==> run a <==
==> flow/design.v <==
module FA(inputA, inputB, outputY, Cin, Cout);
 input inputA;
 input inputB;
 input Cin;
 output Cout;
 output outputY;
 wire c1, c2, c3, a1;
 xor g1(a1, inputA, inputB);
 xor g2(outputY, Cin, a1);
 and g3(c1, inputA,inputB);
 and g4(c2, inputA, Cin);
 and g5(c3, inputB, Cin);
 or  g6(Cout, c1, c2, c3);
endmodule  
module FA8(inputA,inputB,outputY,Cin,Co);
 input [7:0]inputA;
 input [7:0]inputB;
 input Cin;
 output Co;
 output [7:0]outputY;
 wire [6:0]Cout;
FA i1(inputA[0], inputB[0], outputY[0], Cin, Cout[0]);
FA i2(inputA[1], inputB[1], outputY[1], Cout[0], Cout[1]);
FA i3(inputA[2], inputB[2], outputY[2], Cout[1], Cout[2]);
FA i4(inputA[3], inputB[3], outputY[3], Cout[2], Cout[3]);
FA i5(inputA[4], inputB[4], outputY[4], Cout[3], Cout[4]);
FA i6(inputA[5], inputB[5], outputY[5], Cout[4], Cout[5]);
FA i7(inputA[6], inputB[6], outputY[6], Cout[5], Cout[6]);
FA i8(inputA[7], inputB[7], outputY[7], Cout[6], Co);
endmodule
module mult8 (out, a, b);
	output [7:0] out;
	input  [7:0] a;
	input  [7:0] b;
        wire  [15:0] out1;
	assign out1 = a * b;
        assign out=out1[11:4];
endmodule
module SigmoidROM(out, add, CS, read);
output[7:0] out;
input[7:0] add;
input CS,read;
reg [7:0] out;
reg [7:0] rom;
always @(*)
begin
case(add)
8'd0: rom = 8'd255;
8'd1: rom = 8'd254;
8'd2: rom = 8'd253;
8'd3: rom = 8'd252;
8'd4: rom = 8'd251;
8'd5: rom = 8'd250;
8'd6: rom = 8'd249;
8'd7: rom = 8'd248;
8'd8: rom = 8'd247;
8'd9: rom = 8'd246;
8'd10: rom = 8'd245;
8'd11: rom = 8'd244;
8'd12: rom = 8'd243;
8'd13: rom = 8'd242;
8'd14: rom = 8'd241;
8'd15: rom = 8'd240;
8'd16: rom = 8'd239;
8'd17: rom = 8'd238;
8'd18: rom = 8'd237;
8'd19: rom = 8'd236;
8'd20: rom = 8'd235;
8'd21: rom = 8'd234;
8'd22: rom = 8'd233;
8'd23: rom = 8'd232;
8'd24: rom = 8'd231;
8'd25: rom = 8'd230;
8'd26: rom = 8'd229;
8'd27: rom = 8'd228;
8'd28: rom = 8'd227;
8'd29: rom = 8'd226;
8'd30: rom = 8'd225;
8'd31: rom = 8'd224;
8'd32: rom = 8'd223;
8'd33: rom = 8'd222;
8'd34: rom = 8'd221;
8'd35: rom = 8'd220;
8'd36: rom = 8'd219;
8'd37: rom = 8'd218;
8'd38: rom = 8'd217;
8'd39: rom = 8'd216;
8'd40: rom = 8'd215;
8'd41: rom = 8'd214;
8'd42: rom = 8'd213;
8'd43: rom = 8'd212;
8'd44: rom = 8'd211;
8'd45: rom = 8'd210;
8'd46: rom = 8'd209;
8'd47: rom = 8'd208;
8'd48: rom = 8'd207;
8'd49: rom = 8'd206;
8'd50: rom = 8'd205;
8'd51: rom = 8'd204;
8'd52: rom = 8'd203;
8'd53: rom = 8'd202;
8'd54: rom = 8'd201;
8'd55: rom = 8'd200;
8'd56: rom = 8'd199;
8'd57: rom = 8'd198;
8'd58: rom = 8'd197;
8'd59: rom = 8'd196;
8'd60: rom = 8'd195;
8'd61: rom = 8'd194;
8'd62: rom = 8'd193;
8'd63: rom = 8'd192;
8'd64: rom = 8'd191;
8'd65: rom = 8'd190;
8'd66: rom = 8'd189;
8'd67: rom = 8'd188;
8'd68: rom = 8'd187;
8'd69: rom = 8'd186;
8'd70: rom = 8'd185;
8'd71: rom = 8'd184;
8'd72: rom = 8'd183;
8'd73: rom = 8'd182;
8'd74: rom = 8'd181;
8'd75: rom = 8'd180;
8'd76: rom = 8'd179;
8'd77: rom = 8'd178;
8'd78: rom = 8'd177;
8'd79: rom = 8'd176;
8'd80: rom = 8'd175;
8'd81: rom = 8'd174;
8'd82: rom = 8'd173;
8'd83: rom = 8'd172;
8'd84: rom = 8'd171;
8'd85: rom = 8'd170;
8'd86: rom = 8'd169;
8'd87: rom = 8'd168;
8'd88: rom = 8'd167;
8'd89: rom = 8'd166;
8'd90: rom = 8'd165;
8'd91: rom = 8'd164;
8'd92: rom = 8'd163;
8'd93: rom = 8'd162;
8'd94: rom = 8'd161;
8'd95: rom = 8'd160;
8'd96: rom = 8'd159;
8'd97: rom = 8'd158;
8'd98: rom = 8'd157;
8'd99: rom = 8'd156;
8'd100: rom = 8'd155;
8'd101: rom = 8'd154;
8'd102: rom = 8'd153;
8'd103: rom = 8'd152;
8'd104: rom = 8'd151;
8'd105: rom = 8'd150;
8'd106: rom = 8'd149;
8'd107: rom = 8'd148;
8'd108: rom = 8'd147;
8'd109: rom = 8'd146;
8'd110: rom = 8'd145;
8'd111: rom = 8'd144;
8'd112: rom = 8'd143;
8'd113: rom = 8'd142;
8'd114: rom = 8'd141;
8'd115: rom = 8'd140;
8'd116: rom = 8'd139;
8'd117: rom = 8'd138;
8'd118: rom = 8'd137;
8'd119: rom = 8'd136;
8'd120: rom = 8'd135;
8'd121: rom = 8'd134;
8'd122: rom = 8'd133;
8'd123: rom = 8'd132;
8'd124: rom = 8'd131;
8'd125: rom = 8'd130;
8'd126: rom = 8'd129;
8'd127: rom = 8'd128;
8'd128: rom = 8'd127;
8'd129: rom = 8'd126;
8'd130: rom = 8'd125;
8'd131: rom = 8'd124;
8'd132: rom = 8'd123;
8'd133: rom = 8'd122;
8'd134: rom = 8'd121;
8'd135: rom = 8'd120;
8'd136: rom = 8'd119;
8'd137: rom = 8'd118;
8'd138: rom = 8'd117;
8'd139: rom = 8'd116;
8'd140: rom = 8'd115;
8'd141: rom = 8'd114;
8'd142: rom = 8'd113;
8'd143: rom = 8'd112;
8'd144: rom = 8'd111;
8'd145: rom = 8'd110;
8'd146: rom = 8'd109;
8'd147: rom = 8'd108;
8'd148: rom = 8'd107;
8'd149: rom = 8'd106;
8'd150: rom = 8'd105;
8'd151: rom = 8'd104;
8'd152: rom = 8'd103;
8'd153: rom = 8'd102;
8'd154: rom = 8'd101;
8'd155: rom = 8'd100;
8'd156: rom = 8'd99;
8'd157: rom = 8'd98;
8'd158: rom = 8'd97;
8'd159: rom = 8'd96;
8'd160: rom = 8'd95;
8'd161: rom = 8'd94;
8'd162: rom = 8'd93;
8'd163: rom = 8'd92;
8'd164: rom = 8'd91;
8'd165: rom = 8'd90;
8'd166: rom = 8'd89;
8'd167: rom = 8'd88;
8'd168: rom = 8'd87;
8'd169: rom = 8'd86;
8'd170: rom = 8'd85;
8'd171: rom = 8'd84;
8'd172: rom = 8'd83;
8'd173: rom = 8'd82;
8'd174: rom = 8'd81;
8'd175: rom = 8'd80;
8'd176: rom = 8'd79;
8'd177: rom = 8'd78;
8'd178: rom = 8'd77;
8'd179: rom = 8'd76;
8'd180: rom = 8'd75;
8'd181: rom = 8'd74;
8'd182: rom = 8'd73;
8'd183: rom = 8'd72;
8'd184: rom = 8'd71;
8'd185: rom = 8'd70;
8'd186: rom = 8'd69;
8'd187: rom = 8'd68;
8'd188: rom = 8'd67;
8'd189: rom = 8'd66;
8'd190: rom = 8'd65;
8'd191: rom = 8'd64;
8'd192: rom = 8'd63;
8'd193: rom = 8'd62;
8'd194: rom = 8'd61;
8'd195: rom = 8'd60;
8'd196: rom = 8'd59;
8'd197: rom = 8'd58;
8'd198: rom = 8'd57;
8'd199: rom = 8'd56;
8'd200: rom = 8'd55;
8'd201: rom = 8'd54;
8'd202: rom = 8'd53;
8'd203: rom = 8'd52;
8'd204: rom = 8'd51;
8'd205: rom = 8'd50;
8'd206: rom = 8'd49;
8'd207: rom = 8'd48;
8'd208: rom = 8'd47;
8'd209: rom = 8'd46;
8'd210: rom = 8'd45;
8'd211: rom = 8'd44;
8'd212: rom = 8'd43;
8'd213: rom = 8'd42;
8'd214: rom = 8'd41;
8'd215: rom = 8'd40;
8'd216: rom = 8'd39;
8'd217: rom = 8'd38;
8'd218: rom = 8'd37;
8'd219: rom = 8'd36;
8'd220: rom = 8'd35;
8'd221: rom = 8'd34;
8'd222: rom = 8'd33;
8'd223: rom = 8'd32;
8'd224: rom = 8'd31;
8'd225: rom = 8'd30;
8'd226: rom = 8'd29;
8'd227: rom = 8'd28;
8'd228: rom = 8'd27;
8'd229: rom = 8'd26;
8'd230: rom = 8'd25;
8'd231: rom = 8'd24;
8'd232: rom = 8'd23;
8'd233: rom = 8'd22;
8'd234: rom = 8'd21;
8'd235: rom = 8'd20;
8'd236: rom = 8'd19;
8'd237: rom = 8'd18;
8'd238: rom = 8'd17;
8'd239: rom = 8'd16;
8'd240: rom = 8'd15;
8'd241: rom = 8'd14;
8'd242: rom = 8'd13;
8'd243: rom = 8'd12;
8'd244: rom = 8'd11;
8'd245: rom = 8'd10;
8'd246: rom = 8'd9;
8'd247: rom = 8'd8;
8'd248: rom = 8'd7;
8'd249: rom = 8'd6;
8'd250: rom = 8'd5;
8'd251: rom = 8'd4;
8'd252: rom = 8'd3;
8'd253: rom = 8'd2;
8'd254: rom = 8'd1;
8'd255: rom = 8'd0;
default: rom = 8'd0;
endcase
end
always @(posedge CS)
begin
if(read==1)
out<=rom;
else
out<=0;
end
endmodule
module LSTM(clk, Of, En, Ci, Cip, In, Ui, Uf, Uk, Uo, Wi, Wk, Wf, Wo, Vo, Bi, Bo, Bf, Bk, PrevH, Cout, Hout);
 input clk, En, Cip; 
 input [7:0] In, Ci, Ui, Uf, Uk;
 input [7:0] Uo, Wi, Wk, Wf, Wo;
 input [7:0] Vo, Bi, Bo, Bf, Bk;
 input [7:0]           PrevH;
 output [7:0] Cout, Hout;
 output Of;
 wire [7:0] m1, m2, m3, m4;
 wire [7:0] m5, m7, m8;
 wire [7:0] m9, m10, m11, m12;
 wire [7:0] m13, m14, m15, m16;
 wire [7:0] i1, f1, k1, o1;
 wire [7:0] It, Ft, Kt, t1;
 wire [10:0] Cin;
 mult8 ins1(m1, In, Wi); 
 mult8 ins2(m2, PrevH, Ui);
 FA8   ins3(m1, m2, m3, Cip, Cin[0]);
 FA8   ins4(m3, Bi, i1,Cin[0], Cin[1]);
 SigmoidROM sg1(It, i1, clk, En);
 mult8 ins5(m4, In, Wf); 
 mult8 ins6(t1, In, Wf);
 FA8   ins7(t1, m4, m5, Cin[1], Cin[2]);
 FA8   ins8(t1, Bi, f1, Cin[2], Cin[3]);
 SigmoidROM sg2(Ft, f1, clk, En);
 mult8 ins9(m7, In, Wk); 
 mult8 ins10(m8, PrevH, Uk);
 FA8   ins11(m7, m8, m9, Cin[3], Cin[4]);
 FA8   ins12(m9, Bk, k1, Cin[4], Cin[5]);
 SigmoidROM sg3(Kt, k1, clk, En);
 FA8   ins13(It, Kt, m10,Cin[5], Cin[6]);
 FA8   ins14(Ft, Ci, m11, Cin[6], Cin[7]);
 FA8   ins15(m10, m11, Cout, Cin[7], Cin[8]);
 mult8 ins16(m12, In, Wo); 
 mult8 ins17(m13, PrevH, Uo);
 mult8 ins18(m14, Ci, Vo);
 FA8   ins19(m12, m13, m15, Cin[8], Cin[9]);
 FA8   ins21(m14, Bo, m16, Cin[9], Cin[10]);
 FA8   ins22(m16, m15, o1, Cin[10], Of);
 SigmoidROM sg4(Hout, o1, clk, En);
 endmodule
==> flow/run.sh <==
#!/bin/bash
# the make line also repeats each setting of config.mk as NAME=value (left out here)
make -C /OpenROAD-flow-scripts/flow DESIGN_CONFIG=/design/flow/config.mk WORK_HOME=/design/flow/orfs CLKGATE_MAP_FILE= finish
==> flow/config.mk <==
export PLATFORM = sky130hd
export DESIGN_NAME = LSTM
export DESIGN_NICKNAME = LSTM
export VERILOG_FILES = /design/flow/design.v
export SDC_FILE = /design/flow/constraint.sdc
export NUM_CORES = 4
export LEC_CHECK = 0
export ABC_AREA = 1
export CAP_MARGIN = 35
export CORE_ASPECT_RATIO = 0.5
export CORE_MARGIN = 2
export CORE_UTILIZATION = 72
export CTS_CLUSTER_DIAMETER = 346
export CTS_CLUSTER_SIZE = 97
export HOLD_SLACK_MARGIN = 0.29
export PLACE_DENSITY = 0.37
export SETUP_SLACK_MARGIN = -2.0
export SLEW_MARGIN = 20
export TNS_END_PERCENT = 15
==> flow/constraint.sdc <==
create_clock -name core_clock -period 24.9 [get_ports {clk}]
set_input_delay 4.9800 -clock core_clock [delete_from_list [all_inputs] [get_ports {clk}]]
set_output_delay 4.9800 -clock core_clock [all_outputs]
set_load 0.01 [all_outputs]
==> run b: changes against run a <==
- CAP_MARGIN: 35 -> 0
- CORE_ASPECT_RATIO: 0.5 -> default
- CTS_CLUSTER_DIAMETER: 346 -> 93
- CTS_CLUSTER_SIZE: 97 -> 10
- HOLD_SLACK_MARGIN: 0.29 -> default
- PLACE_DENSITY: 0.37 -> 0.42
- SETUP_SLACK_MARGIN: -2.0 -> 1.08
- TNS_END_PERCENT: 15 -> default
==> flow/constraint.sdc (replaced) <==
create_clock -name core_clock -period 16.7 [get_ports {clk}]
set_input_delay 3.3400 -clock core_clock [delete_from_list [all_inputs] [get_ports {clk}]]
set_output_delay 3.3400 -clock core_clock [all_outputs]
set_load 0.01 [all_outputs]
==> run c: changes against run a <==
- CAP_MARGIN: 35 -> 20
- CORE_ASPECT_RATIO: 0.5 -> default
- CORE_UTILIZATION: 72 -> 68
- CTS_CLUSTER_DIAMETER: 346 -> 166
- CTS_CLUSTER_SIZE: 97 -> 100
- HOLD_SLACK_MARGIN: 0.29 -> default
- PLACE_DENSITY: 0.37 -> default
- SETUP_SLACK_MARGIN: -2.0 -> default
- TNS_END_PERCENT: 15 -> default
==> flow/constraint.sdc (replaced) <==
create_clock -name core_clock -period 47.0 [get_ports {clk}]
set_input_delay 9.4000 -clock core_clock [delete_from_list [all_inputs] [get_ports {clk}]]
set_output_delay 9.4000 -clock core_clock [all_outputs]
set_load 0.01 [all_outputs]
==> run d: changes against run a <==
- ABC_AREA: 1 -> default
- CAP_MARGIN: 35 -> 20
- CORE_ASPECT_RATIO: 0.5 -> default
- CORE_UTILIZATION: 72 -> 36
- CTS_CLUSTER_DIAMETER: 346 -> default
- CTS_CLUSTER_SIZE: 97 -> default
- HOLD_SLACK_MARGIN: 0.29 -> default
- PLACE_DENSITY: 0.37 -> default
- SETUP_SLACK_MARGIN: -2.0 -> default
- TNS_END_PERCENT: 15 -> default
==> flow/constraint.sdc (replaced) <==
create_clock -name core_clock -period 44.2 [get_ports {clk}]
set_input_delay 8.8400 -clock core_clock [delete_from_list [all_inputs] [get_ports {clk}]]
set_output_delay 8.8400 -clock core_clock [all_outputs]
set_load 0.01 [all_outputs]
==> flow_metrics.tcl <==
# flow metrics
set metrics [dict create \
    status "no timing/DRC/antenna violations" \
    required_ns 35.36 \
    top_cells_by_count "inv_1, fa_1, and2_1" \
    place_hpwl_mm 33.03 \
    clock.fmax_ghz 0.02298 \
    buf_share_pct 9.677 \
    top_cell_area_share_pct 42.73 \
    nFillCells 4278 \
    dp.cells 2481 \
    gp_congestion 0.8632 \
    grt.met2_usage_pct 32.25 \
    comb_share_pct 73.86 \
]
That was run d.
==> flow_metrics.tcl <==
# flow metrics
set metrics [dict create \
    status "no timing/DRC/antenna violations" \
    grt.met2_usage_pct 58.67 \
    dp.cells 2793 \
    nFillCells 1931 \
    clock.fmax_ghz 0.02177 \
    buf_share_pct 8.782 \
    hold_viol 0 \
    top_cells_by_count "inv_1, nand2_1, fa_1" \
    grt_max_degree 28 \
    fp_util_pct 69.79 \
    hold-worst-slack_ns 1.534 \
    rr_startpoint "sg1.out[0]$_SDFF_PN0_" \
    required_ns 37.60 \
    place_hpwl_mm 32.90 \
    comb_share_pct 69.94 \
]
That was run c.
==> flow_metrics.tcl <==
# flow metrics
set metrics [dict create \
    status "complete, but fails checks" \
    violatedChecks "setup timing" \
    gp_congestion 0.9160 \
    fin_ws_ns -15.17 \
    grt.met2_usage_pct 68.16 \
    place_hpwl_mm 36.19 \
    setup_violations 17 \
    comb_share_pct 66.16 \
]
That was run b.
==> flow_metrics.tcl <==
# flow metrics
set metrics [dict create \
    fin_ws_ns -10.01 \
    violatedChecks "setup timing" \
    dr.pass1.iters 17 \
    setup_violations 17 \
    place_hpwl_mm 35.37 \
    grt.met2_usage_pct 61.40 \
    tightest_slew_ns 0.4552 \
    top_cell_area_share_pct 39.28 \
    regArea_um2 640.6 \
    status "complete, but fails checks" \
    nFillCells 1371 \
    required_ns 19.92 \
    top_cells_by_count "inv_1, nand2_1, fa_1" \
]
That was run a.
